### flow/design.v
module MAC (
  input  wire        clk    ,
  input  wire        rst    ,
  input  wire [ 7:0] a_in   ,
  input  wire [ 7:0] w_in   ,
  input  wire [23:0] sum_in ,
  output reg  [23:0] sum_out,
  output wire [ 7:0] a_out  ,
  output wire [ 7:0] w_out
);
  reg [7:0] a_reg, w_reg;
  wire [23:0] sum    ;
  wire [15:0] product;
  assign product = a_reg * w_reg;
  assign sum     = sum_in + product;
  assign a_out   = a_reg;
  assign w_out   = w_reg;
  always @(posedge clk) begin
    a_reg   <= a_in;
    w_reg   <= w_in;
    sum_out <= sum;
  end
endmodule
module Quantization (
  input  wire [23:0] data_in ,
  output wire [ 7:0] data_out
);
  assign data_out = data_in < 255 ? data_in : 255;
endmodule
module Activation (
  input  wire [7:0] data_in ,
  input  wire [7:0] thresh  ,
  output wire [7:0] data_out
);
  assign data_out = data_in < thresh ? 0 : data_in;
endmodule
module Array #(parameter N = 4) (
  input  wire       clk          ,
  input  wire       rst          ,
  input  wire       start        ,
  input  wire [8*N-1:0] a_in    ,
  input  wire [8*N-1:0] w_in    ,
  output wire [8*N-1:0] y_out   ,
  output wire       ready        ,
  output wire       done
);
  wire [ 7:0] mac_a_in   [0:N-1][0:N-1];
  wire [ 7:0] mac_w_in   [0:N-1][0:N-1];
  wire [23:0] mac_sum_in [0:N-1][0:N-1];
  wire [23:0] mac_sum_out[0:N-1][0:N-1];
  wire [ 7:0] mac_a_out  [0:N-1][0:N-1];
  wire [ 7:0] mac_w_out  [0:N-1][0:N-1];
  wire [7:0] quantization[0:N-1];
  wire [7:0] activation  [0:N-1];
  parameter IDLE         = 2'b00;
  parameter LOAD_WEIGHTS = 2'b01;
  parameter COMPUTE      = 2'b10;
  parameter DONE         = 2'b11;
  reg [ 1:0] state, next_state;
  reg [31:0] counter;
  always @(posedge clk or posedge rst) begin
    if (rst) begin
      state <= IDLE;
    end else begin
      state <= next_state;
    end
  end
  always @(*) begin
    case (state)
      IDLE : begin
        next_state <= start ? LOAD_WEIGHTS : IDLE;
      end
      LOAD_WEIGHTS : begin
        next_state <= counter == N-1 ? COMPUTE : LOAD_WEIGHTS;
      end
      COMPUTE : begin
        next_state <= counter == 4*N-1 ? DONE : COMPUTE;
      end
      DONE : begin
        next_state <= IDLE;
      end
      default : next_state <= IDLE;
    endcase
  end
  assign ready = state == IDLE;
  assign done  = state == DONE;
  always @(posedge clk or posedge rst) begin
    if (rst) begin
      counter <= 0;
    end else begin
      if (state == IDLE) begin
        counter <= 0;
      end else begin
        counter <= counter + 1;
      end
    end
  end
  generate
    for (genvar i = 0; i < N; i = i + 1) begin
      for (genvar j = 0; j < N; j = j + 1) begin
        MAC mac_i_j (
          .clk(clk),
          .rst(rst),
          .a_in(mac_a_in[i][j]),
          .w_in(mac_w_in[i][j]),
          .sum_in(mac_sum_in[i][j]),
          .sum_out(mac_sum_out[i][j]),
          .a_out(mac_a_out[i][j]),
          .w_out(mac_w_out[i][j])
        );
        if (j != N-1) begin
          assign mac_a_in[i][j+1] = mac_a_out[i][j];
        end
        if (i != N-1) begin
          assign mac_sum_in[i+1][j] = mac_sum_out[i][j];
        end
        if (i > 0)
          assign mac_w_in[i][j] = state == LOAD_WEIGHTS ? mac_w_out[i-1][j] : mac_w_out[i][j];
      end
      assign mac_sum_in[0][i] = 0;
      assign mac_a_in[i][0]   = a_in[8*i+:8];
      assign mac_w_in[0][i]   = state == LOAD_WEIGHTS ? w_in[8*i+:8] : mac_w_out[0][i];
    end
  endgenerate
  generate
    for (genvar i = 0; i < N; i = i + 1) begin
      Quantization quantization_i (
        .data_in(mac_sum_out[N-1][i]),
        .data_out(quantization[i])
      );
      Activation activation_i (
        .data_in (quantization[i]),
        .thresh  (10             ),
        .data_out(activation[i]  )
      );
      assign y_out[8*i+:8] = activation[i];
    end
  endgenerate
endmodule
module top #(parameter N = 4) (
  input  wire           clk  ,
  input  wire           rst  ,
  input  wire           start,
  input  wire [8*N-1:0] a_in ,
  input  wire [8*N-1:0] w_in ,
  output wire [8*N-1:0] y_out,
  output wire           ready,
  output wire           done
);
  Array #(.N(N)) dut (
    .clk  (clk  ),
    .rst  (rst  ),
    .start(start),
    .a_in (a_in ),
    .w_in (w_in ),
    .y_out(y_out),
    .ready(ready),
    .done (done )
  );
endmodule
### flow/run.sh
#!/bin/bash
# the make line also repeats each setting of config.mk as NAME=value (left out here)
make -C /OpenROAD-flow-scripts/flow DESIGN_CONFIG=/design/flow/config.mk WORK_HOME=/design/flow/orfs CLKGATE_MAP_FILE= finish
### flow/config.mk
export PLATFORM = sky130hd
export DESIGN_NAME = top
export DESIGN_NICKNAME = top
export VERILOG_FILES = /design/flow/design.v
export SDC_FILE = /design/flow/constraint.sdc
export NUM_CORES = 4
export LEC_CHECK = 0
export CAP_MARGIN = 20
export CORE_MARGIN = 2
export CORE_UTILIZATION = 58
export CTS_CLUSTER_SIZE = 66
export SLEW_MARGIN = 20
### flow/constraint.sdc
create_clock -name core_clock -period 4.11 [get_ports {clk}]
set_input_delay 0.8220 -clock core_clock [delete_from_list [all_inputs] [get_ports {clk}]]
set_output_delay 0.8220 -clock core_clock [all_outputs]
set_load 0.01 [all_outputs]
==> results of run 1 <==
[per-layer routing]
layer	global-route usage (%)	part of all wire, %	wire length [µm]	vias up
li1	-	-	-	18981
met1	33.4	49	54400	18171
met2	38.4	47	51500	377
met3	2.67	2.3	2560	120
met4	4.48	1.6	1750	0
met5	0	0	0	-
[through the flow]
stage                     setup slack, ns  instance area, µm²  std cells
final                              -0.280               67500       7776
after detailed placement           -0.306               61200       7494
after CTS                          -0.268               65000       7688
after global placement             -0.227               61200       7494
after floorplan                   -0.0894               54200       5579
after global routing               -0.411               67500       7776
[what timing repair did]
action,in CTS,in global routing
pin swaps,225,308
endpoints found under the hold margin,0,0
gates cloned,0,0
resized,258,443
endpoints found under the setup margin,82,115
buffers inserted,67,92
[layout make-up]
type / instances / area [µm²]
clock buffer: 95 / 1970
clock inverter: 32 / 314
fill: 6866 / 24400
timing repair buffer: 861 / 7100
sequential: 572 / 13000
tap: 1243 / 1560
inverter: 1376 / 5160
multi-input combinational: 3597 / 38400
==> run summary, run 1 <==
Figures from the flow reports.

Yosys:
- By count the netlist is led by 1,376 x sky130_fd_sc_hd__inv_1, 748 x sky130_fd_sc_hd__fa_1, 645 x sky130_fd_sc_hd__and2_1, 613 x sky130_fd_sc_hd__ha_1, 493 x sky130_fd_sc_hd__nand2_1.
- For this run, the leading register cell type out of synthesis is sky130_fd_sc_hd__dfxtp_1.
- In this run the biggest area consumer among cell types represents 27.8% of the synthesized area.
- The run puts the chip area from the yosys synthesis statistics at 53,900 µm².
- The run puts the net count entering floorplan at 7,007.
- In the post-synthesis netlist, the biggest area contributors are sky130_fd_sc_hd__fa_1 28%, sky130_fd_sc_hd__dfxtp_1 15%, sky130_fd_sc_hd__ha_1 14%.
- The run gives the share of synthesized area spent on multiplexers as 0.0557%.
- The run gives the sequential fraction of the synthesis area as 24.0%.
- Per the synthesis report, the XOR/XNOR share of the synthesized area is 3.10%.
- The run gives the post-synthesis cell type count as 80.
- For reference, the post-synthesis area per instance comes to 9.66 µm².
- Yosys mapped a number of flops with a built-in enable equal to 128.
- The run gives the post-synthesis cell type with the largest instance count as sky130_fd_sc_hd__inv_1.
- Yosys shows that the main logic family after synthesis is adder cells.
- Of the total synthesized cell area, the portion taken by full adders, half adders and majority gates is 42.0%.
- The run gives the flip-flop and latch count after synthesis as 572.
- For this run, asynchronously set or reset flops after synthesis account for 6.29%.
- In this run, the synthesized area fraction spent on and/or/nand/nor cells is recorded as 14.9%.
- For reference, compound AND-OR and OR-AND cells occupy 6.19% of the area reported after synthesis.
- The run puts the total of warnings raised by yosys at 2.
- The biggest area contributor in the post-synthesis netlist is sky130_fd_sc_hd__fa_1.
- The run gives the number of standard cells reported by yosys as 5,579.
- The run puts the gate count of the mapped netlist at 5,579.
- The run gives the post-synthesis instance area as 53,900 µm².

Setup path:
- The run gives the worst-path maximum fanout as 5.
- The run gives the cell family contributing the most delay on the critical path as adder cells.
- The run puts the register-to-register setup slack at -0.28 ns.
- For the worst setup path, the data required time is 4.65 ns.
- The run puts the number of buffer and inverter stages on the critical path at 2.
- STA classifies the critical path endpoint as a flip-flop.
- The worst register-to-register path depth is 14.
- The run gives the launch instance of the worst register-to-register path as dut.genblk1[3].genblk1[2].mac_i_j.w_reg[5].
- For this run, the slowest stage of the critical path takes 0.56 ns.
- The run gives the cell repeated most along the worst path as sky130_fd_sc_hd__fa_1.
- The run gives the category of the most critical setup path as flip-flop to flip-flop.
- According to the timing report, the arrival time at the worst endpoint equals 4.93 ns.
- For reference, the critical path cell chain is and2_4, fa_1, fa_1, fa_1, inv_2, fa_1, inv_2, ha_4, a21o_1, or3_4, o2111ai_4, nand2_2, a221oi_2, xnor2_1.
- The run gives the slowest cell on the critical path as sky130_fd_sc_hd__fa_1.
- For reference, the critical path is captured by dut.genblk1[3].genblk1[2].mac_i_j.sum_out[17].
- The run puts the critical path depth in cells at 14.
- The run gives the category of the worst setup path launch point as a flip-flop.
- The run gives the beginning of the critical path as dut.genblk1[3].genblk1[2].mac_i_j.w_reg[5].
- For the worst reg-to-reg path, the endpoint reported by OpenROAD is dut.genblk1[3].genblk1[2].mac_i_j.sum_out[17].

Route:
- The run puts the count of routing violations after the opening detailed-route iteration at 1,446.
- The run puts the total number of vias at 37,649.
- The run gives the total wire length after detailed routing as 110,000 µm.
- The first TritonRoute pass finished after 7 iterations.
- The run gives the residual antenna-violating net count after detailed routing as 0.
- The run puts the total antenna diodes in the routed design at 0.
- In the final routed layout, each cell accounts on average for 14.2 µm.
- The run gives the via-per-instance ratio as 4.84.
- The DRC violation total left in the routed layout is recorded as 0.

Clock tree:
- The number of clock sinks came to 572.
- The run puts the insertion delay of the later-clocked pin in the worst-skew pair at 0.64 ns.
- For reference, the clock transition at the flip-flops on the worst setup and hold paths is 0.05 ns.
- The run gives the master cell of the clock root buffer as sky130_fd_sc_hd__clkbuf_16.
- The number of hold buffers added after CTS was 0.
- Per the CTS log, the buffer count on the longest clock path is 3.
- The H-tree was split into 3 levels.
- TritonCTS built the clock tree.
- Clock tree synthesis inserted a total of 69 buffers.

Hold path:
- The worst hold path was traced through 0 stages.
- The type recorded for the worst min-delay path is flip-flop to flip-flop.
- Per the hold report, the tightest min-delay path originates at dut.genblk1[0].genblk1[0].mac_i_j.a_reg[3].
- Hold analysis lists the worst path endpoint as dut.genblk1[0].genblk1[1].mac_i_j.a_reg[3].

Flow run:
- Summing over the stages, the warning tally comes to 31.
- The run reported a max-capacitance violation count of 0.

Timing:
- The run puts the number of setup violations in the final report at 43.
- At the pin with the least slew margin, the transition time is 0.789 ns.
- The run gives the worst slew margin relative to its limit as 47.4%.
- The run puts the final period utilization at 107%.
- Counting endpoints that fail hold in the final report gives 0.
- The run puts the smallest hold slack at 0.425 ns.
- The run puts the worst setup margin at -0.280 ns.
- The run gives the worst clock skew on the final layout as 0.0305 ns.
- The run puts the number of slew-limit violations in the final report at 0.
- The run puts the maximum operating frequency at 228 MHz.
- The smallest clock period supported by the final layout is computed as 4.39 ns.
- The run gives the accumulated negative setup slack as -3.64 ns.
- Setup repair after global routing could not meet its margin everywhere.

Global route:
- The run gives the overall global routing resource usage as 23.2%.
- The initial antenna violation count was 0.
- The run puts the wire length of the first global-routing pass at 183,000 µm.
- Recorded from the global router log, the overflow total was 0.
- Entering global routing, the biggest net connects 39 pins.
- The number of global-route vias before repair came to 38,395.

Power:
- Looking at the power breakdown, sequential logic takes 15.5% of the total.
- The run gives the net switching power of the design as 21,400 µW.
- The run puts the overall power of the completed layout at 51,700 µW.
- The run puts the areal power density over the cells at 765 nW/µm².
- The run puts the total internal power at 30,200 µW.
- The run puts the combinational fraction of design power at 72.7%.
- Per the power-grid run, VDD falls by no more than 518 µV.
- The run gives the leakage power summed over all cells as 0.0339 µW.
- The run puts the power drawn by the combinational cells at 37,600 µW.
- The run gives the power attributed to the clock group as 6090 µW.
- The run gives the fraction of power consumed by the clock network as 11.8%.
- Of all power groups, the one with the highest power is combinational cells.
- The run gives the switching share of power as 41.5%.
- Power attributed to sequential cells is 8010 µW.

Status:
- The run finished, with violations left.
- In this run the layout check failures are setup timing.

Final layout:
- The run gives the post-layout utilization of the core as 73.4%.
- The run gives the area added between synthesis and finish as 25.2%.
- The run gives the final net count as 7,905.

Floorplan:
- The run gives the pre-placement core utilization as 58.6%.
- The run gives the number of I/O pins as 101.
- The run gives the standard cell core area as 91,900 µm².
- In this run the core area contains 111 standard-cell rows.
- The run puts the die outline area at 95,400 µm².
- The run gives the height of the die as 309 µm.
- The run gives the horizontal die size as 309 µm.

Placement:
- The run gives the count of port buffers added during placement as 100.
- According to the dpl log, the detail-placed design has an HPWL of 88,700 µm.
- The run puts the placer congestion estimate at 0.837.
==> run 2, diff against run 1 <==
- CAP_MARGIN: 20 -> 10
- CELL_PAD_IN_SITES_DETAIL_PLACEMENT: not set -> 2
- CELL_PAD_IN_SITES_GLOBAL_PLACEMENT: not set -> 2
- CORE_ASPECT_RATIO: not set -> 0.97
- CORE_MARGIN: 2 -> 10
- CORE_UTILIZATION: 58 -> 47
- CTS_CLUSTER_SIZE: 66 -> 46
- GPL_TIMING_DRIVEN: not set -> 0
- MAX_ROUTING_LAYER: not set -> met4
- MIN_ROUTING_LAYER: not set -> met2
- PLACE_DENSITY_LB_ADDON: not set -> 0.3
- SETUP_SLACK_MARGIN: not set -> 0.02
- TNS_END_PERCENT: not set -> 50
- clock period: 4.11 -> 3.04 ns (I/O delays scaled with it)
==> run summary, run 2 <==
Notes from the flow run.

Floorplan:
- The run puts the number of I/O pins at 101.
- In this run the core area contains 122 standard-cell rows.
- The run puts the die outline area at 129,000 µm².
- The run puts the horizontal die size at 364 µm.
- The run puts the pre-placement core utilization at 47.3%.
- The run puts the standard cell core area at 114,000 µm².
- The run gives the height of the die as 354 µm.

Yosys:
- The run gives the total of warnings raised by yosys as 2.
- The run puts the net count entering floorplan at 7,007.
- In this run the biggest area consumer among cell types represents 27.8% of the synthesized area.
- By area the synthesized netlist is led by sky130_fd_sc_hd__fa_1 28%, sky130_fd_sc_hd__dfxtp_1 15%, sky130_fd_sc_hd__ha_1 14%.
- The run puts the simple logic cell fraction of the synthesized area at 14.9%.
- In this run, synthesis inferred 128 flip-flops with an integrated enable.
- In the synthesized netlist, the cells that appear most often are 1,376 x sky130_fd_sc_hd__inv_1, 748 x sky130_fd_sc_hd__fa_1, 645 x sky130_fd_sc_hd__and2_1, 613 x sky130_fd_sc_hd__ha_1, 493 x sky130_fd_sc_hd__nand2_1.
- The run puts the sequential fraction of the synthesis area at 24.0%.
- sky130_fd_sc_hd__inv_1 is the most common cell in the netlist.
- For this run, the chip area from Yosys synthesis comes to 53,900 µm².
- The synthesized design spends more area on one cell type than any other, namely sky130_fd_sc_hd__fa_1.
- In the synthesized netlist, mux cells make up 0.0557% of the area.
- The run gives the main kind of combinational logic by area as adder cells.
- The run puts the flip-flop and latch count after synthesis at 572.
- After synthesis, the netlist uses 80 different library cells.
- The run puts the arithmetic-cell share of the synthesized area counting full adders, half adders and majority gates at 42.0%.
- The run gives the fraction of synthesis flops using an asynchronous set or reset pin as 6.29%.
- The run gives the predominant post-synthesis flop cell as sky130_fd_sc_hd__dfxtp_1.
- The run gives the xor and xnor fraction of the mapped netlist area as 3.10%.
- The run puts the number of standard cells reported by yosys at 5,579.
- The run puts the gate count of the mapped netlist at 5,579.
- After Yosys synthesis, AND-OR and OR-AND compound gates account for 6.19% of the synthesized area.
- The run puts the average instance area after synthesis at 9.66 µm².
- The run puts the post-synthesis instance area at 53,900 µm².

Status:
- The first error in the log reads "[ERROR DPL-0033] detailed placement checks failed during check placement".
- The run ended at clock tree synthesis.
- The flow did not finish.

Placement:
- The run puts the placer congestion estimate at 0.831.
- The run gives the sum of net half-perimeters after detailed placement as 147,000 µm.
- The run puts the count of port buffers added during placement at 100.
==> run 2: per-stage QoR <==
| step | power, µW | area, µm² | worst slack [ns] | hold WS, ns | instances |
|---|---|---|---|---|---|
| after global placement | 51200 | 58600 | -1.53 | 0.414 | 7167 |
| after detailed placement | 57600 | 58700 | -1.86 | 0.426 | 7171 |
| after floorplan | 43700 | 55800 | -1.16 | 0.346 | 5579 |
==> run 3, diff against run 2 <==
- CAP_MARGIN: 10 -> 5
- CELL_PAD_IN_SITES_DETAIL_PLACEMENT: 2 -> not set
- CELL_PAD_IN_SITES_GLOBAL_PLACEMENT: 2 -> not set
- CORE_ASPECT_RATIO: 0.97 -> not set
- CORE_MARGIN: 10 -> 2
- CORE_UTILIZATION: 47 -> 72
- CTS_CLUSTER_SIZE: 46 -> 41
- GPL_TIMING_DRIVEN: 0 -> not set
- MAX_ROUTING_LAYER: met4 -> not set
- MIN_ROUTING_LAYER: met2 -> not set
- PLACE_DENSITY: not set -> 0.65
- PLACE_DENSITY_LB_ADDON: 0.3 -> not set
- SETUP_SLACK_MARGIN: 0.02 -> 0.67
- SLEW_MARGIN: 20 -> 30
- TNS_END_PERCENT: 50 -> not set
- clock period: 3.04 -> 4.22 ns (I/O delays scaled with it)
==> run summary, run 3 <==
Figures from the flow reports.

Power:
- The switching portion of total power comes to 44.1%.
- The run puts the areal power density over the cells at 798 nW/µm².
- The analysis reports a worst IR drop on VDD of 669 µV.
- The analysis attributes to cell leakage a power of 0.0332 µW.
- The run puts the part of the power in registers at 14.8%.
- For the combinational group, total power comes out at 39,300 µW.
- The run gives the combinational fraction of design power as 73.7%.
- The run puts the reported sequential group power at 7910 µW.
- The run gives the group drawing the most power as combinational cells.
- The run gives the power attributed to the clock group as 6110 µW.
- The run gives the fraction of power consumed by the clock network as 11.5%.
- The run puts the net switching power of the design at 23,500 µW.
- The run puts the total internal power at 29,800 µW.

Timing:
- The run gives the worst setup margin as -0.219 ns.
- The run puts the pin slew with the least headroom to its limit at 0.981 ns.
- The final max-slew violation count recorded for this run is 0.
- The final hold violation count recorded for this run is 0.
- The end-of-flow timing check tallies setup violations at 36.
- The run gives the final critical delay including setup and external delays as 4.44 ns.
- The run gives the worst slew margin relative to its limit as 34.6%.
- For the final routed database, the setup TNS stands at -2.88 ns.
- The run puts the worst clock skew on the final layout at 0.0196 ns.
- Setup repair after global routing could not meet its margin everywhere.
- The highest clock rate this design can be run at is 225 MHz.
- The run puts the smallest hold slack at 0.415 ns.
- The run puts the final period utilization at 105%.

Yosys:
- In this run, the synthesized area fraction spent on xor and xnor cells is recorded as 3.10%.
- Sorting the synthesized cells by area gives the leading types as sky130_fd_sc_hd__fa_1 28%, sky130_fd_sc_hd__dfxtp_1 15%, sky130_fd_sc_hd__ha_1 14%.
- The run gives the count of library flops with an enable pin as 128.
- The run puts the number of standard cells reported by yosys at 5,579.
- Synthesis produced 5,579 cells.
- In this run the cell area of the synthesized design comes to 53,900 µm².
- The run puts the chip area from the yosys synthesis statistics at 53,900 µm².
- The run gives the simple logic cell fraction of the synthesized area as 14.9%.
- Looking at the gate-level netlist, the highest instance count belongs to sky130_fd_sc_hd__inv_1.
- Per the post-synthesis stats, the area per cell is 9.66 µm².
- After synthesis, the largest family of logic cells by area is adder cells.
- During synthesis, Yosys emitted a total of 2 warnings.
- The run puts the sequential fraction of the synthesis area at 24.0%.
- The run puts the post-synthesis cell type count at 80.
- The run puts the share of synthesized area spent on multiplexers at 0.0557%.
- The run gives the cell type contributing the most total cell area after synthesis as sky130_fd_sc_hd__fa_1.
- The run puts the net count entering floorplan at 7,007.
- The run gives the post-synthesis compound-gate area fraction as 6.19%.
- The run puts the flip-flop and latch count after synthesis at 572.
- In this run, the synthesized area fraction spent on adder and majority cells is recorded as 42.0%.
- The run gives the fraction of synthesis flops using an asynchronous set or reset pin as 6.29%.
- After synthesis, the largest area contributor takes up 27.8% of total cell area.
- In the synthesized netlist the dominant register cell turns out to be sky130_fd_sc_hd__dfxtp_1.
- Ranked by instance count, the synthesized netlist is headed by 1,376 x sky130_fd_sc_hd__inv_1, 748 x sky130_fd_sc_hd__fa_1, 645 x sky130_fd_sc_hd__and2_1, 613 x sky130_fd_sc_hd__ha_1, 493 x sky130_fd_sc_hd__nand2_1.

Floorplan:
- The run gives the standard cell core area as 74,300 µm².
- The run gives the pre-placement core utilization as 72.5%.
- The floorplan step set the die height to 278 µm.
- The die is 278 µm wide.
- The run puts the number of I/O pins at 101.
- The chip occupies 77,100 µm².
- For reference, the placement row count at floorplan is 100.

Placement:
- The run puts the sum of net half-perimeters after detailed placement at 86,600 µm.
- The run puts the placer congestion estimate at 0.876.
- The run gives the count of port buffers added during placement as 100.

Global route:
- The number of global-route vias before repair is 41,137.
- The run gives the wire length of the first global-routing pass as 196,000 µm.
- The run gives the overflow left after global routing as 0.
- The run puts the largest net degree at the start of global routing at 55.
- The run gives the initial antenna violation count as 0.
- The run gives the overall global routing resource usage as 30.8%.

Status:
- The flow ran to the end, but the layout failed its checks.
- Failing layout checks were recorded as setup timing.

Flow run:
- The run gives the number of warnings the tools reported as 31.
- The run puts the number of violations of the max-capacitance limit at 0.

Setup path:
- The run puts the cell count of the worst reg-to-reg path at 14.
- The run puts the arrival time of data at the critical path endpoint at 4.94 ns.
- The run puts the critical path depth in cells at 14.
- The timing report shows the most common cell along the critical path to be sky130_fd_sc_hd__fa_1.
- The worst-case reg-to-reg setup slack stands at -0.22 ns.
- The launch point of the critical path was reported as dut.genblk1[2].genblk1[2].mac_i_j.w_reg[4].
- STA classifies the critical path endpoint as a flip-flop.
- Among all stages on the critical path, the largest delay is contributed by sky130_fd_sc_hd__fa_1.
- Listed in order, past its start point the critical path passes buf_4, and2_1, fa_2, fa_1, fa_1, inv_2, fa_1, inv_2, ha_4, o31a_1, o31a_1, a311oi_4, a21oi_2, xor2_1.
- The run gives the number of buffer and inverter stages on the critical path as 3.
- In this run the worst path has a maximum fanout of 5.
- Looking at the reg2reg group, the worst path ends at dut.genblk1[2].genblk1[2].mac_i_j.sum_out[14].
- The run gives the worst path required time as 4.72 ns.
- The run gives the category of the most critical setup path as flip-flop to flip-flop.
- The run gives the category of the worst setup path launch point as a flip-flop.
- On the worst path, the slowest cell contributes a delay of 0.57 ns.
- The run gives the launch instance of the worst register-to-register path as dut.genblk1[2].genblk1[2].mac_i_j.w_reg[4].
- The run gives the cell family contributing the most delay on the critical path as adder cells.
- Following the worst setup path forward leads to its endpoint at dut.genblk1[2].genblk1[2].mac_i_j.sum_out[14].

Clock tree:
- The CTS report gives the tree buffer count as 68.
- The tree is rooted in a sky130_fd_sc_hd__clkbuf_16.
- The run gives the maximum buffer depth of the clock tree as 3.
- The clock tree synthesis step divided the H-tree into 3 levels.
- The run gives the CTS tree as done.
- The run puts the number of clock sinks seen by CTS at 572.
- The run puts the clock transition time at the flip-flop clock pins of the worst setup and hold paths at 0.06 ns.
- The run gives the insertion delay of the later-clocked pin in the worst-skew pair as 0.63 ns.

Route:
- The run gives the remaining routing DRC violations as 0.
- The detail route stage leaves a number of antenna-violating nets equal to 0.
- The run puts the iteration count of the initial detailed-routing pass at 6.
- The run puts the total antenna diodes in the routed design at 0.
- The run gives the detail-routed net length per standard cell as 18.5 µm.
- After detailed routing, the total wire length is 135,000 µm.
- The run puts the count of routing violations after the opening detailed-route iteration at 2,720.
- Per the detail_route report, vias per standard cell equal 5.58.
- The run gives the total number of vias as 40,811.

Hold path:
- The run gives the worst hold endpoint as dut.genblk1[3].genblk1[3].mac_i_j.a_reg[1].
- The startpoint identified for the worst hold timing path is dut.genblk1[3].genblk1[2].mac_i_j.a_reg[1].
- The run gives the hold path depth as 0.
- The run gives the worst min-delay path class as flip-flop to flip-flop.

Final layout:
- The run gives the area added between synthesis and finish as 23.9%.
- The run gives the post-layout utilization of the core as 89.9%.
- At the end of the flow, the number of nets in the layout was 7,711.
==> run 3: final cells by class <==
cell class | instances | area, µm²
repair buffers | 668 | 5660
clock buffers | 86 | 1870
fillers | 3212 | 7510
flip-flops and latches | 572 | 13000
well taps | 969 | 1210
inverters | 1376 | 5170
clock inverters | 40 | 439
multi-input cells | 3597 | 39500
==> run 3: stage by stage <==
step | setup WS, ns | area (µm²) | total power [µW] | instances
after floorplan | 0.0210 | 55500 | 30800 | 5579
after global placement | -0.0663 | 59200 | 36300 | 6857
after detailed placement | -0.111 | 59200 | 37200 | 6857
after CTS | -0.0311 | 63900 | 46100 | 7151
after global routing | -0.332 | 66800 | 57000 | 7308
final | -0.219 | 66800 | 53300 | 7308
==> run 3: metal layers <==
| metal | routed length [µm] | part of all wire, % | vias to the layer above | global-route usage [%] |
|---|---|---|---|---|
| met1 | 54400 | 40 | 20284 | 40.8 |
| met4 | 5070 | 3.8 | 0 | 7.79 |
| met2 | 68900 | 51 | 1492 | 54.2 |
| met3 | 6470 | 4.8 | 438 | 3.45 |
| li1 | - | - | 18597 | - |
| met5 | 0 | 0 | - | 0 |
==> run 3: repair_timing <==
item	in CTS	in global routing
hold buffers	0	0
pin swaps	297	295
gates resized	281	454
setup buffers	168	157
endpoints found under the setup margin	178	202
==> run 4, diff against run 3 <==
- CAP_MARGIN: 5 -> 35
- CELL_PAD_IN_SITES_DETAIL_PLACEMENT: not set -> 1
- CORE_UTILIZATION: 72 -> 27
- CTS_CLUSTER_SIZE: 41 -> not set
- GPL_TIMING_DRIVEN: not set -> 0
- MAX_ROUTING_LAYER: not set -> met4
- MIN_ROUTING_LAYER: not set -> met2
- PLACE_DENSITY: 0.65 -> not set
- SETUP_SLACK_MARGIN: 0.67 -> not set
- SLEW_MARGIN: 30 -> 20
- clock period: 4.22 -> 5.0 ns (I/O delays scaled with it)
==> run summary, run 4 <==
Figures from the flow reports.

Floorplan:
- The run puts the die outline area at 203,000 µm².
- The run puts the horizontal die size at 451 µm.
- The share of the core area taken by cells at floorplan is 27.1%.
- The run puts the height of the die at 451 µm.
- The run puts the standard cell core area at 199,000 µm².
- The run gives the number of I/O pins as 101.
- The run gives the number of rows in the core area as 164.

Power:
- The worst-case IR drop observed on VDD is 370 µV.
- The power report puts the net switching power at 15,700 µW.
- After layout, the design draws a total of 34,300 µW.
- The run gives the switching share of power as 45.8%.
- Per report_power, the sequential group accounts for 19.4% of the total.
- The run gives the areal power density over the cells as 563 nW/µm².
- Looking at the group totals, the largest power group turns out to be combinational cells.
- The run gives the power attributed to the clock group as 5520 µW.
- The run puts the leakage power summed over all cells at 0.0301 µW.
- The run puts the fraction of power consumed by the clock network at 16.1%.
- The run gives the combinational fraction of design power as 64.5%.
- The run gives the power drawn by the combinational cells as 22,100 µW.
- The power report lists the sequential group at 6660 µW.
- The run gives the total internal power as 18,600 µW.

Route:
- The run gives the remaining routing DRC violations as 0.
- The run gives the iteration count of the initial detailed-routing pass as 8.
- The first routing iteration left 5,960 violations.
- The run puts the residual antenna-violating net count after detailed routing at 0.
- The run gives the total number of vias as 50,724.
- The script logs the mean routed wire length per placed instance as 15.2 µm.
- The routed design shows a via density per instance of 5.98.
- The run puts the total wire length after detailed routing at 129,000 µm.

Setup path:
- The run gives the last element of the critical path as dut.genblk1[3].genblk1[0].mac_i_j.sum_out[17].
- The run gives the cell repeated most along the worst path as sky130_fd_sc_hd__fa_1.
- The launch point of the critical path was reported as dut.genblk1[3].genblk1[0].mac_i_j.w_reg[0].
- The run gives the cell family contributing the most delay on the critical path as adder cells.
- The run gives the critical path depth in cells as 16.
- The run puts the number of buffer and inverter stages on the critical path at 4.
- For the worst reg-to-reg path, the endpoint reported by OpenROAD is dut.genblk1[3].genblk1[0].mac_i_j.sum_out[17].
- STA classifies the critical path startpoint as a flip-flop.
- Looking at the reg2reg group, the worst path starts from dut.genblk1[3].genblk1[0].mac_i_j.w_reg[0].
- The run gives the slowest cell on the critical path as sky130_fd_sc_hd__fa_1.
- The run puts the register-to-register setup slack at 0.21 ns.
- The run gives the worst-path maximum fanout as 8.
- The worst setup path is captured at a flip-flop.
- The run gives the cell count of the worst reg-to-reg path as 16.
- The run puts the arrival time of data at the critical path endpoint at 5.37 ns.
- Looking at the setup timing report, the critical path kind is flip-flop to flip-flop.
- The run gives the worst path required time as 5.58 ns.
- The run gives the delay of the slowest critical-path stage as 0.53 ns.
- The critical path goes through clkbuf_1, nand2_1, fa_1, inv_1, fa_1, inv_1, fa_1, fa_1, inv_1, ha_1, o21a_1, a211o_1, a21oi_1, o21ai_1, a21oi_1, xnor2_1.

Timing:
- The run puts the final number of hold-violating endpoints at 0.
- At the pin with the least slew margin, the transition time is 0.807 ns.
- The run puts the final critical delay including setup and external delays at 4.79 ns.
- The run gives the final period utilization as 95.8%.
- Setup repair after global routing left no endpoint under its margin.
- The run puts the maximum operating frequency at 209 MHz.
- The clock arrives with 0.0300 ns of skew.
- The run gives the worst slew margin relative to its limit as 46.1%.
- Counting pins that exceed their max-slew limit in the final report gives 0.
- Hold is met by 0.451 ns.
- From the final report, the count of setup violators was given as 0.

Placement:
- The wire-length estimate of the detail-placed layout is 102,000 µm.
- The run gives the count of port buffers added during placement as 100.
- The run gives the placed instance area as 58,300 µm².
- The run gives the cell total after placement as 8,338.
- The run gives the placer congestion estimate as 0.836.

Final layout:
- The run gives the post-route cell area as 60,900 µm².
- The count of cells in the finished layout, fillers not included, comes to 8,488.
- The run gives the final net count as 7,193.
- The run gives the area added between synthesis and finish as 13.0%.

Yosys:
- The run puts the share of synthesized area spent on multiplexers at 0.0557%.
- The run gives the main kind of combinational logic by area as adder cells.
- In the post-synthesis netlist, the cell with the most instances is sky130_fd_sc_hd__inv_1.
- Summing the areas of all fa, ha and maj instances in the mapped netlist gives 42.0% of the synthesized area.
- The run gives the post-synthesis cell type count as 80.
- The run gives the count of library flops with an enable pin as 128.
- The run puts the sequential fraction of the synthesis area at 24.0%.
- The run puts the total of warnings raised by yosys at 2.
- The run puts the post-synthesis instance area at 53,900 µm².
- The run puts the gate count of the mapped netlist at 5,579.
- The run gives the simple logic cell fraction of the synthesized area as 14.9%.
- The run gives the number of standard cells reported by yosys as 5,579.
- The run puts the post-synthesis compound-gate area fraction at 6.19%.
- After synthesis the netlist holds a flip-flop and latch count of 572.
- The synthesized design spends more area on one cell type than any other, namely sky130_fd_sc_hd__fa_1.
- Yosys reports a chip area of 53,900 µm².
- Summing the areas of all xor and xnor instances in the mapped netlist gives 3.10% of the synthesized area.
- The run puts the net count entering floorplan at 7,007.
- The run gives the share of the synthesized area in the top cell type as 27.8%.
- Ranked by instance count, the synthesized netlist is headed by 1,376 x sky130_fd_sc_hd__inv_1, 748 x sky130_fd_sc_hd__fa_1, 645 x sky130_fd_sc_hd__and2_1, 613 x sky130_fd_sc_hd__ha_1, 493 x sky130_fd_sc_hd__nand2_1.
- In the post-synthesis netlist, the biggest area contributors are sky130_fd_sc_hd__fa_1 28%, sky130_fd_sc_hd__dfxtp_1 15%, sky130_fd_sc_hd__ha_1 14%.
- The commonest register cell is sky130_fd_sc_hd__dfxtp_1.
- A synthesized cell averages 9.66 µm².
- The run gives the fraction of synthesis flops using an asynchronous set or reset pin as 6.29%.

Clock tree:
- Per the CTS log, the root buffer master is sky130_fd_sc_hd__clkbuf_16.
- The run puts the total number of H-tree levels at 3.
- The run puts the number of clock sinks seen by CTS at 572.
- At the later pin of the worst-skew pair, clock insertion delay measures 0.70 ns.
- The run gives the CTS tree as done.
- Counting the buffers created by CTS gives 75.
- The run puts the clock transition time at the flip-flop clock pins of the worst setup and hold paths at 0.06 ns.
- Hold repair after CTS inserted 0 buffers.
- The clock passes through at most 3 buffers.

Hold path:
- The startpoint identified for the worst hold timing path is dut.genblk1[3].genblk1[1].mac_i_j.a_reg[6].
- The run gives the worst hold endpoint as dut.genblk1[3].genblk1[2].mac_i_j.a_reg[6].
- Checking hold timing, the worst path is listed with class flip-flop to flip-flop.
- Counting instances, the worst hold path has a depth of 0.

Global route:
- The run gives the overflow left after global routing as 0.
- met3 track demand over resource after global routing is 24.5%.
- The global routing report lists met1 layer usage as 0%.
- The number of global-route vias before repair came to 61,452.
- The run puts the initial antenna violation count at 0.
- The run puts the overall global routing resource usage at 20.3%.
- The run puts the global routing met2 resource utilization at 25.0%.
- The run puts the largest net degree at the start of global routing at 48.
- The run puts the wire length of the first global-routing pass at 216,000 µm.
- The global routing stage identified its most utilized layer as met2.

Flow run:
- The run puts the number of violations of the max-capacitance limit at 0.
- The run gives the number of warnings the tools reported as 26.

Status:
- The flow ran to the end and the layout has no timing, DRC or antenna violations.
==> run 4: routing by layer <==
layer	share of wire, %	routed length (µm)
met1	0	0
met2	57	73900
met3	37	48200
met4	5.3	6820
met5	0	0
==> run 4: layout make-up <==
cell class	count	area, µm²
timing repair buffer	111	1130
clock inverter	34	317
multi-input combinational	3597	35800
sequential	572	12900
tap	2656	3320
antenna	4	10.0
buffer	32	135
inverter	1376	5160
clock buffer	106	2180
fill	23001	138000
==> run 4: repair_timing <==
| item | 4_1_cts | 5_1_grt |
|---|---|---|
| setup endpoints to repair | 1 | 17 |
| setup buffers | 0 | 8 |
| gates resized | 0 | 24 |
==> run 4: metrics by stage <==
step	utilization (%)	setup slack [ns]	setup TNS, ns
floorplan	-	0.600	0
global placement	29.3	-0.803	-99.50
detailed placement	29.3	-0.0208	-0.0208
CTS	30.5	0.0661	0
global route	30.6	0.0106	0
finish	30.6	0.209	0
==> run 5, diff against run 4 <==
- CAP_MARGIN: 35 -> 5
- CELL_PAD_IN_SITES_DETAIL_PLACEMENT: 1 -> not set
- CORE_UTILIZATION: 27 -> 72
- CTS_CLUSTER_SIZE: not set -> 41
- GPL_TIMING_DRIVEN: 0 -> not set
- MAX_ROUTING_LAYER: met4 -> not set
- MIN_ROUTING_LAYER: met2 -> not set
- PLACE_DENSITY: not set -> 0.65
- SETUP_SLACK_MARGIN: not set -> 0.67
- clock period: 5.0 -> 4.22 ns (I/O delays scaled with it)
==> run summary, run 5 <==
Figures from the flow reports.

Status:
- The flow ran to the end, but the layout failed its checks.
- The run did not pass the layout checks because of setup timing.

Route:
- The routed design ends up with an antenna cell count of 0.
- After detailed routing, the number of remaining DRC violations is 0.
- The run gives the count of routing violations after the opening detailed-route iteration as 2,720.
- The run puts the residual antenna-violating net count after detailed routing at 0.
- For this block, the via count after detailed routing is 40,795.
- The run puts the iteration count of the initial detailed-routing pass at 6.
- The run puts the total wire length after detailed routing at 135,000 µm.
- TritonRoute output was used to compute an average wire per cell of 18.5 µm.
- Using the TritonRoute via totals, the vias-per-cell ratio works out to 5.58.

Placement:
- The run puts the placer congestion estimate at 0.876.
- The run gives the count of port buffers added during placement as 100.
- The run puts the cell total after placement at 6,857.
- Once placement finished, the instance area stood at 59,200 µm².
- Note, the detailed placer reported a final HPWL of 86,600 µm.
- The run gives the post-place setup slack as -0.111 ns.

Global route:
- The number of global-route vias before repair was 41,137.
- The run puts the overflow left after global routing at 0.
- The initial antenna violation count came to 0.
- The run gives the largest net degree at the start of global routing as 55.
- The run gives the overall global routing resource usage as 30.8%.
- The run puts the wire length of the first global-routing pass at 196,000 µm.

Timing:
- The run puts the final critical delay including setup and external delays at 4.44 ns.
- Setup repair after global routing could not meet its margin everywhere.
- The run gives the worst setup margin as -0.220 ns.
- Of the available clock period, the critical path in the final layout requires 105%.
- The run puts the final number of hold-violating endpoints at 0.
- The run gives the pin slew with the least headroom to its limit as 0.990 ns.
- The run puts the worst slew margin relative to its limit at 34.0%.
- Based on the critical path, the design can be clocked at up to 225 MHz.
- The run gives the number of slew-limit violations in the final report as 0.
- For the final database, setup skew stands at 0.0197 ns.
- The run gives the number of setup violations in the final report as 36.
- The run gives the accumulated negative setup slack as -2.88 ns.

Clock tree:
- The run gives the total clock buffers created by CTS as 68.
- No sink is reached through more buffers than the 3 on the longest clock path.
- The run puts the number of clock sinks seen by CTS at 572.
- TritonCTS built the clock tree.
- In the CTS report, the clock slew at the register clock pins of the worst setup and hold paths is listed as 0.06 ns.
- In this run the number of H-tree levels came out at 3.
- The run puts the insertion delay of the later-clocked pin in the worst-skew pair at 0.63 ns.
- Looking at the clock tree report, the root buffer type is sky130_fd_sc_hd__clkbuf_16.

Yosys:
- The run gives the post-synthesis instance area as 53,900 µm².
- The run gives the post-synthesis compound-gate area fraction as 6.19%.
- Per the synthesis report, the dominant area consumer among library cells is sky130_fd_sc_hd__fa_1.
- The post-synth register bit count is 572.
- In this run, the synthesized area fraction spent on and/or/nand/nor cells is recorded as 14.9%.
- At floorplan, the net count of the design was reported as 7,007.
- After synthesis, the cell types taking the most area are sky130_fd_sc_hd__fa_1 28%, sky130_fd_sc_hd__dfxtp_1 15%, sky130_fd_sc_hd__ha_1 14%.
- Yosys stat counts 5,579 cells in the synthesized netlist.
- For reference, the top cells by count after synthesis are 1,376 x sky130_fd_sc_hd__inv_1, 748 x sky130_fd_sc_hd__fa_1, 645 x sky130_fd_sc_hd__and2_1, 613 x sky130_fd_sc_hd__ha_1, 493 x sky130_fd_sc_hd__nand2_1.
- The run puts the arithmetic-cell share of the synthesized area counting full adders, half adders and majority gates at 42.0%.
- The run gives the sequential fraction of the synthesis area as 24.0%.
- Synthesis instantiated 80 different standard cells from the library.
- In the post-synthesis netlist, the cell with the most instances is sky130_fd_sc_hd__inv_1.
- The synthesized netlist devotes 3.10% of its cell area to XOR and XNOR gates.
- The run puts the share of the synthesized area in the top cell type at 27.8%.
- The synthesis run identifies the leading combinational cell family as adder cells.
- The stat command in Yosys gives a chip area of 53,900 µm².
- The run gives the fraction of synthesis flops using an asynchronous set or reset pin as 6.29%.
- Summing all multiplexer cells gives an area fraction of 0.0557%.
- Counting every instance in the synthesized netlist gives 5,579.
- The run gives the total of warnings raised by yosys as 2.
- The run puts the count of library flops with an enable pin at 128.
- The run gives the predominant post-synthesis flop cell as sky130_fd_sc_hd__dfxtp_1.
- The run puts the average instance area after synthesis at 9.66 µm².

Power:
- The run puts the power attributed to the clock group at 6110 µW.
- The run gives the part of the power in registers as 14.8%.
- The run gives the reported sequential group power as 7910 µW.
- The run puts the combinational fraction of design power at 73.7%.
- The power report lists the combinational group at 39,300 µW.
- The run gives the total internal power as 29,800 µW.
- The highest supply drop recorded on VDD is 669 µV.
- The clock network is responsible for 11.5% of the overall power.
- Per the breakdown, switching nets consume 44.1% of all power.
- The dominant power group in this design is combinational cells.
- The run gives the areal power density over the cells as 798 nW/µm².
- The run puts the net switching power of the design at 23,500 µW.
- The analysis attributes to cell leakage a power of 0.0332 µW.

Setup path:
- Among all stages on the critical path, the maximum delay recorded is 0.57 ns.
- The run gives the register-to-register setup slack as -0.22 ns.
- The run gives the category of the most critical setup path as flip-flop to flip-flop.
- In this run the critical register-to-register path is captured at dut.genblk1[2].genblk1[2].mac_i_j.sum_out[14].
- The slowest stage of the critical path belongs to the cell sky130_fd_sc_hd__fa_1.
- The run puts the number of buffer and inverter stages on the critical path at 3.
- The run gives the launch instance of the worst register-to-register path as dut.genblk1[2].genblk1[2].mac_i_j.w_reg[4].
- The run puts the critical path depth in cells at 14.
- The required time at the worst endpoint is listed as 4.72 ns.
- The worst setup path is launched from a flip-flop.
- STA classifies the critical path endpoint as a flip-flop.
- OpenSTA lists the critical path startpoint as dut.genblk1[2].genblk1[2].mac_i_j.w_reg[4].
- The run puts the arrival time of data at the critical path endpoint at 4.94 ns.
- The run gives the cell repeated most along the worst path as sky130_fd_sc_hd__fa_1.
- Per the timing report, the biggest fanout along the worst path comes to 5.
- Broken down by cell family, the worst path's largest delay share belongs to adder cells.
- The run puts the cell count of the worst reg-to-reg path at 14.
- The signal on the critical path passes through buf_4, and2_1, fa_2, fa_1, fa_1, inv_2, fa_1, inv_2, ha_4, o31a_1, o31a_1, a311oi_4, a21oi_2, xor2_1.
- In this run the worst setup path terminates at dut.genblk1[2].genblk1[2].mac_i_j.sum_out[14].

Final layout:
- Cells fill 89.9% of the core in the end.
- The run gives the post-layout instance count excluding filler cells as 7,308.
- The run gives the filler cell count in the final layout as 3,212.
- Once layout is done, the placed cells without fillers occupy 66,800 µm².
- The finished design was reported to have a net count of 7,711.
- The run gives the area added between synthesis and finish as 23.9%.

Flow run:
- The run puts the number of warnings the tools reported at 31.
- The run gives the number of violations of the max-capacitance limit as 0.

Hold path:
- The run gives the hold path depth as 0.
- The run gives the worst hold endpoint as dut.genblk1[3].genblk1[3].mac_i_j.a_reg[1].
- In this run the most critical hold path is launched from dut.genblk1[3].genblk1[2].mac_i_j.a_reg[1].
- The most critical min-delay path falls under flip-flop to flip-flop.

Floorplan:
- The run gives the height of the die as 278 µm.
- The run gives the number of rows in the core area as 100.
- Per the OpenROAD floorplan log, the area of the die is 77,100 µm².
- The core region is 74,300 µm².
- The run puts the number of I/O pins at 101.
- The run puts the pre-placement core utilization at 72.5%.
- The run gives the horizontal die size as 278 µm.
[run 5: area by class of cell]
cell class	instances	area [µm²]	share of cell area, %
timing repair buffer	668	5660	8.47
inverter	1376	5170	7.73
sequential	572	13000	19.5
multi-input combinational	3597	39500	59.1
tap	969	1210	1.81
clock buffer	86	1870	2.80
clock inverter	40	439	0.657
[run 5: per-stage QoR]
stage          hold slack, ns  power, µW
3_5_place_dp            0.427      37200
2_1_floorplan           0.346      30800
4_1_cts                 0.411      46100
6_report                0.415      53300
3_3_place_gp            0.429      36300
5_1_grt                 0.417      57000
[run 5: metal layers]
| metal | global-route usage, % | wire [µm] | vias to the layer above |
|---|---|---|---|
| met3 | 3.45 | 6470 | 434 |
| li1 | - | - | 18596 |
| met1 | 40.8 | 54400 | 20279 |
| met5 | 0 | 0 | - |
| met4 | 7.79 | 5050 | 0 |
| met2 | 54.2 | 68900 | 1486 |
[run 5: timing repair]
item	CTS	global route
endpoints found under the setup margin	178	202
hold buffers	0	0
buffers inserted	168	157
pin swaps	297	295
resized	281	454
==> run 6, diff against run 5 <==
- CAP_MARGIN: 5 -> 20
- CTS_CLUSTER_SIZE: 41 -> 24
- PLACE_DENSITY: 0.65 -> not set
- SETUP_SLACK_MARGIN: 0.67 -> 0.54
- clock period: 4.22 -> 4.25 ns (I/O delays scaled with it)
==> run summary, run 6 <==
Figures from the flow reports.

Status:
- The run finished, with violations left.
- In this run the layout check failures are setup timing.

Final layout:
- The run puts the final net count at 7,655.
- The run puts the area added between synthesis and finish at 22.2%.
- After the flow finishes, the layout carries non-filler instances totaling 7,246.
- The final layout report lists a filler cell count of 3,480.
- The run gives the post-route cell area as 65,900 µm².

Global route:
- The run gives the overall global routing resource usage as 30.9%.
- The first global-routing pass estimated 196,000 µm of wire.
- Entering global routing, the biggest net connects 101 pins.
- The run puts the number of global-route vias before repair at 41,001.
- The run gives the overflow left after global routing as 0.
- The initial antenna violation count is 0.

Timing:
- The run puts the worst clock skew on the final layout at 0.0260 ns.
- The run gives the pin slew with the least headroom to its limit as 0.763 ns.
- The run gives the smallest hold slack as 0.417 ns.
- Across all checked pins, the minimum headroom to the slew limit is 49.1%.
- The run puts the final period utilization at 104%.
- Setup repair after global routing could not meet its margin everywhere.
- The run puts the number of slew-limit violations in the final report at 0.
- The final timing report gives a worst setup slack of -0.166 ns.
- The run gives the number of setup violations in the final report as 21.
- The run gives the maximum operating frequency as 226 MHz.
- The run puts the final critical delay including setup and external delays at 4.42 ns.
- The run gives the final number of hold-violating endpoints as 0.

Yosys:
- The run gives the xor and xnor fraction of the mapped netlist area as 3.10%.
- For this run, asynchronously set or reset flops after synthesis account for 6.29%.
- In this run, synthesis inferred 128 flip-flops with an integrated enable.
- The share of the Yosys chip area taken by registers is 24.0%.
- Of the post-synthesis cell area, the dominant cell type holds 27.8%.
- The run gives the share of synthesized area spent on multiplexers as 0.0557%.
- The synthesis run shows the most used standard cells to be 1,376 x sky130_fd_sc_hd__inv_1, 748 x sky130_fd_sc_hd__fa_1, 645 x sky130_fd_sc_hd__and2_1, 613 x sky130_fd_sc_hd__ha_1, 493 x sky130_fd_sc_hd__nand2_1.
- Per the synth log, the flip-flop and latch total comes to 572.
- The run gives the post-synthesis cell type count as 80.
- The run gives the arithmetic-cell share of the synthesized area counting full adders, half adders and majority gates as 42.0%.
- The run gives the chip area from the yosys synthesis statistics as 53,900 µm².
- After technology mapping, the gate count stands at 5,579.
- Yosys printed 2 warnings.
- Ranked by total cell area, the synthesized netlist is headed by sky130_fd_sc_hd__fa_1 28%, sky130_fd_sc_hd__dfxtp_1 15%, sky130_fd_sc_hd__ha_1 14%.
- The run gives the cell type contributing the most total cell area after synthesis as sky130_fd_sc_hd__fa_1.
- The run gives the net count entering floorplan as 7,007.
- The run puts the post-synthesis compound-gate area fraction at 6.19%.
- The run gives the post-synthesis instance area as 53,900 µm².
- The synthesis stats list as the most numerous cell sky130_fd_sc_hd__inv_1.
- For this design, Yosys synthesis ends with a cell count of 5,579.
- The run gives the average instance area after synthesis as 9.66 µm².
- After synthesis, the largest family of logic cells by area is adder cells.
- Summing the areas of all and, or, nand and nor instances in the mapped netlist gives 14.9% of the synthesized area.
- The most used flip-flop cell after synthesis is sky130_fd_sc_hd__dfxtp_1.

Setup path:
- The run gives the critical path depth in cells as 15.
- The run gives the category of the worst setup path launch point as a flip-flop.
- The run gives the worst-path maximum fanout as 5.
- Per STA, the highest per-stage delay on the worst path measures 0.55 ns.
- For this design, the slowest cell found on the critical path is sky130_fd_sc_hd__fa_1.
- The run gives the cell family contributing the most delay on the critical path as adder cells.
- The worst setup path is captured at a flip-flop.
- The run gives the end of the worst register-to-register path as dut.genblk1[1].genblk1[1].mac_i_j.sum_out[15].
- The critical path is of the flip-flop to flip-flop type.
- The startpoint identified for the worst register-to-register timing path is dut.genblk1[1].genblk1[1].mac_i_j.w_reg[4].
- The run puts the cell count of the worst reg-to-reg path at 15.
- The run gives the beginning of the critical path as dut.genblk1[1].genblk1[1].mac_i_j.w_reg[4].
- Listed in order, past its start point the critical path passes buf_6, and2_1, fa_2, fa_1, fa_1, inv_1, fa_1, inv_2, ha_4, o21a_1, o31a_1, or4_4, a31oi_4, o21ai_2, xor2_1.
- The run gives the last element of the critical path as dut.genblk1[1].genblk1[1].mac_i_j.sum_out[15].
- The timing report notes that buffer and inverter cells on the critical path total 3.
- For flop-to-flop paths, the worst setup slack is -0.17 ns.
- For the worst setup path, the data arrival time is 4.91 ns.
- The critical path endpoint has a required time of 4.75 ns.
- The run gives the cell repeated most along the worst path as sky130_fd_sc_hd__fa_1.

Clock tree:
- The run gives the total number of H-tree levels as 3.
- For the worst-skew pair, the clock arrives at the later sink with an insertion delay of 0.62 ns.
- For reference, the clock transition at the flip-flops on the worst setup and hold paths is 0.07 ns.
- The run puts the maximum buffer depth of the clock tree at 3.
- The tree is rooted in a sky130_fd_sc_hd__clkbuf_16.
- The run puts the count of hold-fix buffers inserted at cts at 0.
- The run puts the number of clock sinks seen by CTS at 572.
- The run gives the total clock buffers created by CTS as 66.
- The run gives the CTS tree as done.

Power:
- The power report puts the leakage power at 0.0328 µW.
- The run puts the reported sequential group power at 7810 µW.
- Combinational logic burns 73.5% of the power.
- The run gives the overall power of the completed layout as 51,600 µW.
- The run puts the power attributed to the clock group at 5870 µW.
- The run gives the fraction of power consumed by the clock network as 11.4%.
- The dominant power group in this design is combinational cells.
- The run puts the net switching power of the design at 22,900 µW.
- The run puts the switching share of power at 44.3%.
- The run gives the worst vdd rail ir drop as 591 µV.
- Cell internal power was estimated by the tool at 28,700 µW.
- The run puts the part of the power in registers at 15.2%.
- The run gives the areal power density over the cells as 783 nW/µm².
- The combinational power reported by the tool is 37,900 µW.

Floorplan:
- The run puts the number of rows in the core area at 100.
- At the floorplan stage, the core utilization is reported as 72.5%.
- The floorplan report gives the top-level pin count as 101.
- The run puts the height of the die at 278 µm.
- The run puts the standard cell core area at 74,300 µm².
- The run gives the die outline area as 77,100 µm².
- Per the OpenROAD floorplan log, the width of the die is 278 µm.

Flow run:
- The run gives the number of violations of the max-capacitance limit as 0.
- The number of warnings reported in the stage logs is 33.

Placement:
- Input and output buffers added on the ports amount to 100.
- The run gives the cell total after placement as 6,842.
- The run puts the post-place setup slack at -0.136 ns.
- The run gives the placer congestion estimate as 0.871.
- The run gives the placed instance area as 59,100 µm².
- The run gives the sum of net half-perimeters after detailed placement as 86,500 µm.

Hold path:
- The run puts the hold path depth at 0.
- The run gives the launch point of the worst hold path as dut.genblk1[0].genblk1[1].mac_i_j.a_reg[2].
- The worst hold path terminates at dut.genblk1[0].genblk1[2].mac_i_j.a_reg[2].
- The run gives the worst min-delay path class as flip-flop to flip-flop.

Route:
- TritonRoute reported its final design rule violation total as 0.
- The run gives the count of routing violations after the opening detailed-route iteration as 2,472.
- The run gives the detail-routed net length per standard cell as 18.1 µm.
- The routed layout has 40,126 vias.
- The run gives the total wire length after detailed routing as 131,000 µm.
- The run gives the iteration count of the initial detailed-routing pass as 6.
- The run puts the residual antenna-violating net count after detailed routing at 0.
- The run gives the via-per-instance ratio as 5.54.
- The run puts the total antenna diodes in the routed design at 0.
==> run 6: timing repair <==
| item | 4_1_cts | 5_1_grt |
|---|---|---|
| pin swaps | 318 | 270 |
| hold endpoints to repair | 0 | 0 |
| setup endpoints to repair | 151 | 175 |
| buffers inserted | 184 | 102 |
| resized | 317 | 342 |
==> run 6: through the flow <==
step           utilization, %  TNS, ns
3_5_place_dp             79.5   -0.590
5_1_grt                  88.7    -6.37
6_report                 88.7    -1.71
4_1_cts                  85.9   -0.102
2_1_floorplan               -        0
3_3_place_gp             79.5  -0.0328
==> run 6: final cells by class <==
type	instances	area (µm²)	share of cell area [%]
timing repair buffer	614	5240	7.95
sequential	572	13000	19.7
inverter	1376	5160	7.84
clock inverter	29	349	0.530
tap	969	1210	1.84
multi-input combinational	3597	39100	59.3
clock buffer	89	1860	2.82
==> run 6: routing by layer <==
layer | part of all wire (%) | vias to the layer above | track usage (%)
li1 | - | 18472 | -
met1 | 41 | 19937 | 41.0
met3 | 4.5 | 388 | 3.45
met4 | 3.1 | 0 | 7.58
met2 | 51 | 1329 | 54.6
met5 | 0 | - | 0
==> run 7, diff against run 6 <==
- ABC_AREA: not set -> 1
- CTS_CLUSTER_DIAMETER: not set -> 228
- CTS_CLUSTER_SIZE: 24 -> 60
- GPL_ROUTABILITY_DRIVEN: not set -> 0
- GPL_TIMING_DRIVEN: not set -> 1
- MAX_ROUTING_LAYER: not set -> met4
- PLACE_DENSITY_LB_ADDON: not set -> 0.09
- SETUP_SLACK_MARGIN: 0.54 -> 1.06
- clock period: 4.25 -> 3.57 ns (I/O delays scaled with it)
==> run summary, run 7 <==
Notes from the flow run.

Yosys:
- The run gives the sequential fraction of the synthesis area as 22.5%.
- The run puts the total of warnings raised by yosys at 2.
- The run puts the count of library flops with an enable pin at 128.
- The run puts the simple logic cell fraction of the synthesized area at 16.4%.
- Synthesis instantiated 36 different standard cells from the library.
- The run gives the flip-flop and latch count after synthesis as 572.
- The run puts the xor and xnor fraction of the mapped netlist area at 1.79%.
- For reference, the top cells by count after synthesis are 2,259 x sky130_fd_sc_hd__inv_1, 1,821 x sky130_fd_sc_hd__nand2_1, 748 x sky130_fd_sc_hd__fa_1, 613 x sky130_fd_sc_hd__ha_1, 408 x sky130_fd_sc_hd__dfxtp_1.
- sky130_fd_sc_hd__fa_1 takes more of the synthesized area than any other cell.
- The number of nets handed over by synthesis was 8,725.
- The run puts the gate count of the mapped netlist at 7,297.
- The run puts the share of the synthesized area in the top cell type at 26.1%.
- After synthesis the cells add up to 57,400 µm².
- The run puts the share of synthesized area spent on multiplexers at 0%.
- The run gives the main kind of combinational logic by area as adder cells.
- After synthesis, the cell types taking the most area are sky130_fd_sc_hd__fa_1 26%, sky130_fd_sc_hd__inv_1 15%, sky130_fd_sc_hd__dfxtp_1 14%.
- The run gives the predominant post-synthesis flop cell as sky130_fd_sc_hd__dfxtp_1.
- The cell-mix breakdown from Yosys lists the adder-cell area share as 39.4%.
- The number of cells reported by Yosys stat comes to 7,297.
- The run puts the chip area from the yosys synthesis statistics at 57,400 µm².
- The run puts the fraction of synthesis flops using an asynchronous set or reset pin at 6.29%.
- Each instance of the synthesized netlist takes up on average 7.87 µm².
- sky130_fd_sc_hd__inv_1 is the most common cell in the netlist.
- The run puts the post-synthesis compound-gate area fraction at 3.37%.

Clock tree:
- The run puts the total number of H-tree levels at 1.
- CTS saw 572 sinks.
- The number of clock buffers added by TritonCTS is 13.
- Looking at the clock tree report, the root buffer type is sky130_fd_sc_hd__clkbuf_16.
- The run puts the count of hold-fix buffers inserted at cts at 0.
- The run gives the maximum buffer depth of the clock tree as 3.

Placement:
- Once detailed placement completed, the half-perimeter wirelength came to 104,000 µm.
- The run gives the cell total after placement as 8,788.
- The run gives the post-place setup slack as -0.329 ns.
- The run gives the count of port buffers added during placement as 100.

Floorplan:
- After floorplanning, the core was sized to cover 79,000 µm².
- The run puts the height of the die at 286 µm.
- The floorplan report gives the top-level pin count as 101.
- The die covers 82,000 µm².
- The run puts the pre-placement core utilization at 72.7%.
- According to the floorplan log, the row count is 103.
- The run puts the horizontal die size at 286 µm.

Status:
- The run gives the stage at which the flow ended as global routing.
- The flow did not finish.
run 7: repair_timing:
action / 4_1_cts
gates resized: 719
endpoints found under the setup margin: 261
setup buffers: 186
pin swaps: 563
run 7: through the flow:
step / instance area [µm²] / setup TNS [ns] / power [µW]
floorplan: 60500 / -1.08 / 107000
global placement: 65300 / -12.15 / 141000
detailed placement: 65300 / -25.76 / 147000
CTS: 69600 / -19.50 / 173000
==> run 8, diff against run 7 <==
- CELL_PAD_IN_SITES_DETAIL_PLACEMENT: not set -> 2
- CORE_MARGIN: 2 -> 7
- CORE_UTILIZATION: 72 -> 35
- CTS_CLUSTER_DIAMETER: 228 -> 333
- CTS_CLUSTER_SIZE: 60 -> not set
- GPL_ROUTABILITY_DRIVEN: 0 -> 1
- PLACE_DENSITY: not set -> 0.72
- PLACE_DENSITY_LB_ADDON: 0.09 -> not set
- SETUP_SLACK_MARGIN: 1.06 -> 0.59
- clock period: 3.57 -> 7.76 ns (I/O delays scaled with it)
==> run summary, run 8 <==
Notes from the flow run.

Status:
- The run stopped with a tool error.
- Progress stopped at global routing.
- The first error in the log reads "[ERROR GRT-0116] Global routing finished with congestion. Check the congestion regions in the DRC Viewer".

Yosys:
- The synthesis run identifies the leading combinational cell family as adder cells.
- The area fraction of the largest cell type after synthesis is 26.1%.
- The run puts the flip-flop and latch count after synthesis at 572.
- The run puts the chip area from the yosys synthesis statistics at 57,400 µm².
- The run gives the share of synthesized area spent on multiplexers as 0%.
- The synthesis run shows the most used standard cells to be 2,259 x sky130_fd_sc_hd__inv_1, 1,821 x sky130_fd_sc_hd__nand2_1, 748 x sky130_fd_sc_hd__fa_1, 613 x sky130_fd_sc_hd__ha_1, 408 x sky130_fd_sc_hd__dfxtp_1.
- Of the total synthesized cell area, the portion taken by XOR and XNOR cells is 1.79%.
- The run puts the arithmetic-cell share of the synthesized area counting full adders, half adders and majority gates at 39.4%.
- The run gives the net count entering floorplan as 8,725.
- The run puts the average instance area after synthesis at 7.87 µm².
- The run gives the post-synthesis compound-gate area fraction as 3.37%.
- The run gives the predominant post-synthesis flop cell as sky130_fd_sc_hd__dfxtp_1.
- The run gives the total of warnings raised by yosys as 2.
- Synthesis produced 7,297 cells.
- The run gives the count of library flops with an enable pin as 128.
- Yosys attributes the largest share of cell area to sky130_fd_sc_hd__fa_1 26%, sky130_fd_sc_hd__inv_1 15%, sky130_fd_sc_hd__dfxtp_1 14%.
- The run gives the number of standard cells reported by yosys as 7,297.
- The run gives the cell type contributing the most total cell area after synthesis as sky130_fd_sc_hd__fa_1.
- For this run, asynchronously set or reset flops after synthesis account for 6.29%.
- The run puts the simple logic cell fraction of the synthesized area at 16.4%.
- The run gives the post-synthesis cell type with the largest instance count as sky130_fd_sc_hd__inv_1.
- The run puts the post-synthesis instance area at 57,400 µm².
- For this run, the register share of the synthesized area comes to 22.5%.
- The synthesized netlist contains 36 unique library cells.

Floorplan:
- The run puts the number of rows in the core area at 148.
- The run puts the height of the die at 419 µm.
- The run puts the standard cell core area at 163,000 µm².
- The run puts the pre-placement core utilization at 35.3%.
- The run gives the die outline area as 176,000 µm².
- The run gives the horizontal die size as 419 µm.
- 101 I/O pins were placed.

Clock tree:
- The run gives the number of clock sinks seen by CTS as 572.
- Post-CTS repair ended up resizing 0 cells.
- The run puts the total clock buffers created by CTS at 77.
- The number of hold buffers added after CTS was 0.
- The run puts the total number of H-tree levels at 3.
- Post-CTS timing repair inserted 0 buffers for setup.
- In this run the deepest clock path goes through 3 buffers.
- Clock tree synthesis selected as its root buffer the cell sky130_fd_sc_hd__clkbuf_16.

Placement:
- The run puts the count of port buffers added during placement at 100.
- The run gives the placed instance area as 60,100 µm².
- The run puts the sum of net half-perimeters after detailed placement at 311,000 µm.
- The run gives the placer congestion estimate as 0.874.

Global route:
- For this run, the total global-route usage over all layers was measured as 72.6%.
- Summed over all layers, the global routing overflow is 1,508.
run 8: metal layers:
metal,GRT overflow,global-route usage (%)
met1,224,69.6
met2,756,86.8
met3,194,62.2
met4,334,66.9
met5,-,-
run 8: per-stage QoR:
step           power [µW]  cells  utilization (%)  hold WS (ns)  setup WS, ns
4_1_cts             82100   9458             38.6         0.488          1.76
3_5_place_dp        73400   9315             36.9         0.480          2.03
3_3_place_gp        48200   9315             36.9         0.441          3.59
2_1_floorplan       40100   7297                -         0.326          3.87
==> run 9, diff against run 8 <==
- CELL_PAD_IN_SITES_DETAIL_PLACEMENT: 2 -> not set
- CORE_MARGIN: 7 -> 2
- CORE_UTILIZATION: 35 -> 72
- CTS_CLUSTER_DIAMETER: 333 -> not set
- CTS_CLUSTER_SIZE: not set -> 57
- GPL_ROUTABILITY_DRIVEN: 1 -> not set
- GPL_TIMING_DRIVEN: 1 -> not set
- MAX_ROUTING_LAYER: met4 -> not set
- PLACE_DENSITY: 0.72 -> 0.64
- SETUP_SLACK_MARGIN: 0.59 -> 0.74
- clock period: 7.76 -> 2.77 ns (I/O delays scaled with it)
==> run summary, run 9 <==
Notes from the flow run.

Status:
- The run stopped with a tool error.
- The stage where the run came to a stop is global routing.

Clock tree:
- Per the TritonCTS log, the buffer count is 67.
- The run gives the master cell of the clock root buffer as sky130_fd_sc_hd__clkbuf_16.
- The clock net in this run drives a total of 572 sinks.
- The run puts the total number of H-tree levels at 3.
- The run gives the maximum buffer depth of the clock tree as 3.

Floorplan:
- The run gives the pre-placement core utilization as 72.7%.
- The run puts the horizontal die size at 286 µm.
- The total area inside the core boundary comes to 79,000 µm².
- In this run the core area contains 103 standard-cell rows.
- The run gives the die outline area as 82,000 µm².
- The die is 286 µm tall.
- The run puts the number of I/O pins at 101.

Yosys:
- The run gives the fraction of synthesis flops using an asynchronous set or reset pin as 6.29%.
- The run puts the share of the synthesized area in the top cell type at 26.1%.
- The run gives the count of library flops with an enable pin as 128.
- The run gives the share of synthesized area spent on multiplexers as 0%.
- The run puts the sequential fraction of the synthesis area at 22.5%.
- The run gives the average instance area after synthesis as 7.87 µm².
- The run gives the total of warnings raised by yosys as 2.
- The biggest area contributor in the post-synthesis netlist is sky130_fd_sc_hd__fa_1.
- The run gives the post-synthesis cell type with the largest instance count as sky130_fd_sc_hd__inv_1.
- For reference, the top logic cell family by area is adder cells.
- In this run, the synthesized area fraction spent on xor and xnor cells is recorded as 1.79%.
- The run puts the arithmetic-cell share of the synthesized area counting full adders, half adders and majority gates at 39.4%.
- The run gives the flip-flop and latch count after synthesis as 572.
- The run gives the post-synthesis instance area as 57,400 µm².
- The run gives the post-synthesis cell type count as 36.
- The run gives the simple logic cell fraction of the synthesized area as 16.4%.
- Yosys reports a chip area of 57,400 µm².
- The run puts the net count entering floorplan at 8,725.
- Per the synth stats, the flop cell with the highest instance count is sky130_fd_sc_hd__dfxtp_1.
- The run puts the number of standard cells reported by yosys at 7,297.
- The synthesized instance count is 7,297.
- For reference, compound AND-OR and OR-AND cells occupy 3.37% of the area reported after synthesis.
- The commonest cells after synthesis are 2,259 x sky130_fd_sc_hd__inv_1, 1,821 x sky130_fd_sc_hd__nand2_1, 748 x sky130_fd_sc_hd__fa_1, 613 x sky130_fd_sc_hd__ha_1, 408 x sky130_fd_sc_hd__dfxtp_1.
- Sorting the synthesized cells by area gives the leading types as sky130_fd_sc_hd__fa_1 26%, sky130_fd_sc_hd__inv_1 15%, sky130_fd_sc_hd__dfxtp_1 14%.

Placement:
- Detailed placement reports a standard cell area of 66,900 µm².
- The count of buffers added on input and output ports is 100.
- The run puts the sum of net half-perimeters after detailed placement at 108,000 µm.
- The number of placed instances, taps included, is 8,904.
- The run puts the post-place setup slack at -1.09 ns.
- The run gives the placer congestion estimate as 0.908.
## run 9: metrics by stage
step / setup TNS (ns) / hold WS [ns] / utilization, %
3_3_place_gp: -170.56 / 0.416 / 84.7
2_1_floorplan: -127.42 / 0.326 / -
3_5_place_dp: -185.32 / 0.416 / 84.7
4_1_cts: -180.58 / 0.336 / 91.4
## run 9: timing repair
action                                  in CTS
resized                                    580
pin swaps                                  447
endpoints found under the setup margin     278
setup buffers                              159
hold buffers                                 0
No activity file was given, so power comes from the tool's default toggle rates.
